==> willow <==
==> flow/design.v <==
module non_restoring_divider #(
    parameter DATA_WIDTH = 32
) (
    input  logic                    clk_i,
    input  logic                    clk_en_i,
    input  logic                    rst_n_i,
    input  logic [DATA_WIDTH - 1:0] dividend_i,
    input  logic [DATA_WIDTH - 1:0] divisor_i,
    input  logic                    data_valid_i,
    output logic [DATA_WIDTH - 1:0] quotient_o,
    output logic [DATA_WIDTH - 1:0] remainder_o,
    output logic                    divide_by_zero_o,
    output logic                    data_valid_o,
    output logic                    idle_o
);
    localparam COUNTER_WIDTH = $clog2(DATA_WIDTH);
    typedef enum logic [1:0] {IDLE, DIVIDE, RESTORE} fsm_state_t;
    typedef struct packed {
        logic                    rem_sign;
        logic [DATA_WIDTH - 1:0] remainder;
        logic [DATA_WIDTH - 1:0] quotient;
    } result_t;
    fsm_state_t state_CRT, state_NXT;
        always_ff @(posedge clk_i) begin : state_register
            if (!rst_n_i) begin
                state_CRT <= IDLE;
            end else if (clk_en_i) begin
                state_CRT <= state_NXT;
            end
        end : state_register
    result_t partial_CRT, partial_NXT;
    logic [DATA_WIDTH - 1:0] divisor_CRT, divisor_NXT;
        always_ff @(posedge clk_i) begin : datapath_register
            if (clk_en_i) begin
                partial_CRT <= partial_NXT;
                divisor_CRT <= divisor_NXT;
            end
        end : datapath_register
    logic [COUNTER_WIDTH - 1:0] iter_count_CRT, iter_count_NXT;
        always_ff @(posedge clk_i) begin : counter 
            if (clk_en_i) begin
                iter_count_CRT <= iter_count_NXT;
            end
        end : counter 
    logic divide_by_zero_CRT, divide_by_zero_NXT;
        always_ff @(posedge clk_i) begin : status_register
            if (!rst_n_i) begin
                divide_by_zero_CRT <= 1'b0;
            end else if (clk_en_i) begin
                divide_by_zero_CRT <= divide_by_zero_NXT;
            end
        end : status_register
    result_t pair_shifted;
        always_comb begin : fsm_logic 
            divide_by_zero_NXT = divide_by_zero_CRT;
            iter_count_NXT = iter_count_CRT;
            partial_NXT = partial_CRT;
            divisor_NXT = divisor_CRT;
            state_NXT = state_CRT;
            pair_shifted = 'b0;
            remainder_o = partial_CRT.remainder;
            data_valid_o = 1'b0;
            idle_o = 1'b0;
            case (state_CRT) 
                IDLE: begin 
                    if (data_valid_i) begin
                        state_NXT = DIVIDE;
                    end
                    divide_by_zero_NXT = (divisor_i == '0);
                    partial_NXT.rem_sign = 1'b0;
                    partial_NXT.quotient = dividend_i;
                    partial_NXT.remainder = '0;
                    divisor_NXT = divisor_i;
                    iter_count_NXT = '0;
                    idle_o = 1'b1;
                end
                DIVIDE: begin
                    state_NXT = (iter_count_CRT == (DATA_WIDTH - 1)) ? RESTORE : state_CRT;
                    iter_count_NXT = iter_count_CRT + 1;
                    pair_shifted = partial_CRT << 1; 
                    if (partial_CRT.rem_sign) begin
                        {partial_NXT.rem_sign, partial_NXT.remainder} = {pair_shifted.rem_sign, pair_shifted.remainder} + divisor_CRT;
                    end else begin
                        {partial_NXT.rem_sign, partial_NXT.remainder} = {pair_shifted.rem_sign, pair_shifted.remainder} - divisor_CRT;
                    end
                    partial_NXT.quotient = {pair_shifted.quotient[DATA_WIDTH - 1:1], !partial_NXT.rem_sign};
                end
                RESTORE: begin
                    state_NXT = IDLE;
                    data_valid_o = 1'b1;
                    idle_o = 1'b0;
                    if (partial_CRT.rem_sign) begin
                        {partial_NXT.rem_sign, partial_NXT.remainder} = {partial_CRT.rem_sign, partial_CRT.remainder} + divisor_CRT;
                    end
                    remainder_o = partial_NXT.remainder;
                end
            endcase
        end : fsm_logic
    assign quotient_o = partial_CRT.quotient;
    assign divide_by_zero_o = divide_by_zero_CRT;
endmodule
==> flow/run.sh <==
#!/bin/bash
# the make line also repeats each setting of config.mk as NAME=value (left out here)
make -C /OpenROAD-flow-scripts/flow DESIGN_CONFIG=/design/flow/config.mk WORK_HOME=/design/flow/orfs CLKGATE_MAP_FILE= finish
==> flow/config.mk <==
export PLATFORM = sky130hd
export DESIGN_NAME = non_restoring_divider
export DESIGN_NICKNAME = non_restoring_divider
export VERILOG_FILES = /design/flow/design.v
export SDC_FILE = /design/flow/constraint.sdc
export NUM_CORES = 4
export LEC_CHECK = 0
export CAP_MARGIN = 25
export CELL_PAD_IN_SITES_DETAIL_PLACEMENT = 0
export CELL_PAD_IN_SITES_GLOBAL_PLACEMENT = 0
export CORE_ASPECT_RATIO = 0.5
export CORE_MARGIN = 2
export CORE_UTILIZATION = 56
export CTS_CLUSTER_DIAMETER = 356
export CTS_CLUSTER_SIZE = 98
export GPL_ROUTABILITY_DRIVEN = 0
export GPL_TIMING_DRIVEN = 1
export PLACE_DENSITY_LB_ADDON = 0.28
export SLEW_MARGIN = 20
export TNS_END_PERCENT = 10
==> flow/constraint.sdc <==
create_clock -name core_clock -period 6.55 [get_ports {clk_i}]
set_input_delay 1.3100 -clock core_clock [delete_from_list [all_inputs] [get_ports {clk_i}]]
set_output_delay 1.3100 -clock core_clock [all_outputs]
set_load 0.01 [all_outputs]
==> yarrow (differences from willow) <==
CELL_PAD_IN_SITES_DETAIL_PLACEMENT = 2   (was 0)
CORE_ASPECT_RATIO = default   (was 0.5)
CORE_UTILIZATION = 36   (was 56)
CTS_CLUSTER_DIAMETER = default   (was 356)
CTS_CLUSTER_SIZE = default   (was 98)
GPL_ROUTABILITY_DRIVEN = default   (was 0)
GPL_TIMING_DRIVEN = 0   (was 1)
PLACE_DENSITY_LB_ADDON = 0.15   (was 0.28)
==> quartz (differences from willow) <==
ABC_AREA = 1   (was default)
CORE_ASPECT_RATIO = default   (was 0.5)
CORE_UTILIZATION = 72   (was 56)
CTS_CLUSTER_DIAMETER = default   (was 356)
CTS_CLUSTER_SIZE = default   (was 98)
GPL_ROUTABILITY_DRIVEN = default   (was 0)
PLACE_DENSITY_LB_ADDON = default   (was 0.28)
SLEW_MARGIN = 25   (was 20)
==> flow/constraint.sdc (replaced) <==
create_clock -name core_clock -period 4.42 [get_ports {clk_i}]
set_input_delay 0.8840 -clock core_clock [delete_from_list [all_inputs] [get_ports {clk_i}]]
set_output_delay 0.8840 -clock core_clock [all_outputs]
set_load 0.01 [all_outputs]
==> comparison <==
- In willow the hold slack is lower than in quartz, by 5.7 ps.
- Of yarrow and quartz, yarrow has the higher setup slack (gap 180 ps).
- Design area, highest first: quartz, yarrow, willow.
- In critical path depth, quartz and yarrow do not differ.
- First-iteration DRC count: quartz > willow > yarrow.
- Between yarrow and quartz, the lower synthesized cell count is in yarrow (gap about 44%, measured against quartz).
- Non-clock buffer count: quartz < willow < yarrow.
- Sequential cell count is the same in willow and quartz.
- Between willow and quartz, the lower sequential power is in willow (gap 33%, measured against quartz).
==> figures <==
| item | yarrow | willow | quartz |
|---|---|---|---|
| Routed WL per cell | 26.6 um | 19.2 um | 17.1 um |
| Slowest-stage cell, CP | clkdlybuf4s50_1 | clkdlybuf4s50_1 | edfxtp_1 |
| Clk network pwr share | 24.1% | 23.4% | 22.8% |
| Final hold slack | 556 ps | 511 ps | 516 ps |
| Placed cell area | 10500 um2 | 10000 um2 | 12000 um2 |
| Depth of the worst register-to-register path | 15 | 15 | 21 |
| Clock buffers and inverters, area share | 2.88% | 2.79% | 2.57% |
| Synthesized net count | 1071 | 1071 | 1818 |
| Result of the run | finished clean | finished clean | finished clean |
| Share of Yosys cell area claimed by the top area cell type | 35.2% | 35.2% | 28.6% |
| Global-route wire length before repair | 57400 um | 38400 um | 52600 um |
| AND-OR/OR-AND share of the synthesized area | 19.1% | 19.1% | 8.50% |
| GR Util met2 | 50.4% | 48.2% | 67.3% |
| Vias in the first global route | 9596 | 7477 | 10600 |
| Fraction of standard cell area in multi-input logic | 47.0% | 49.1% | 50.5% |
| Global-route total usage across every layer | 29.4% | 29.1% | 42.0% |
| Critical register-to-register path startpoint | divisor_CRT[1] | divisor_CRT[3] | divisor_CRT[0] |
| Layout buffer count excluding clock buffers | 198 | 144 | 142 |
| Ratio of layout area to synthesized area | 1.242x | 1.187x | 1.153x |
| Synth Instances | 933 | 933 | 1680 |
Power and IR drop assume default switching activity.
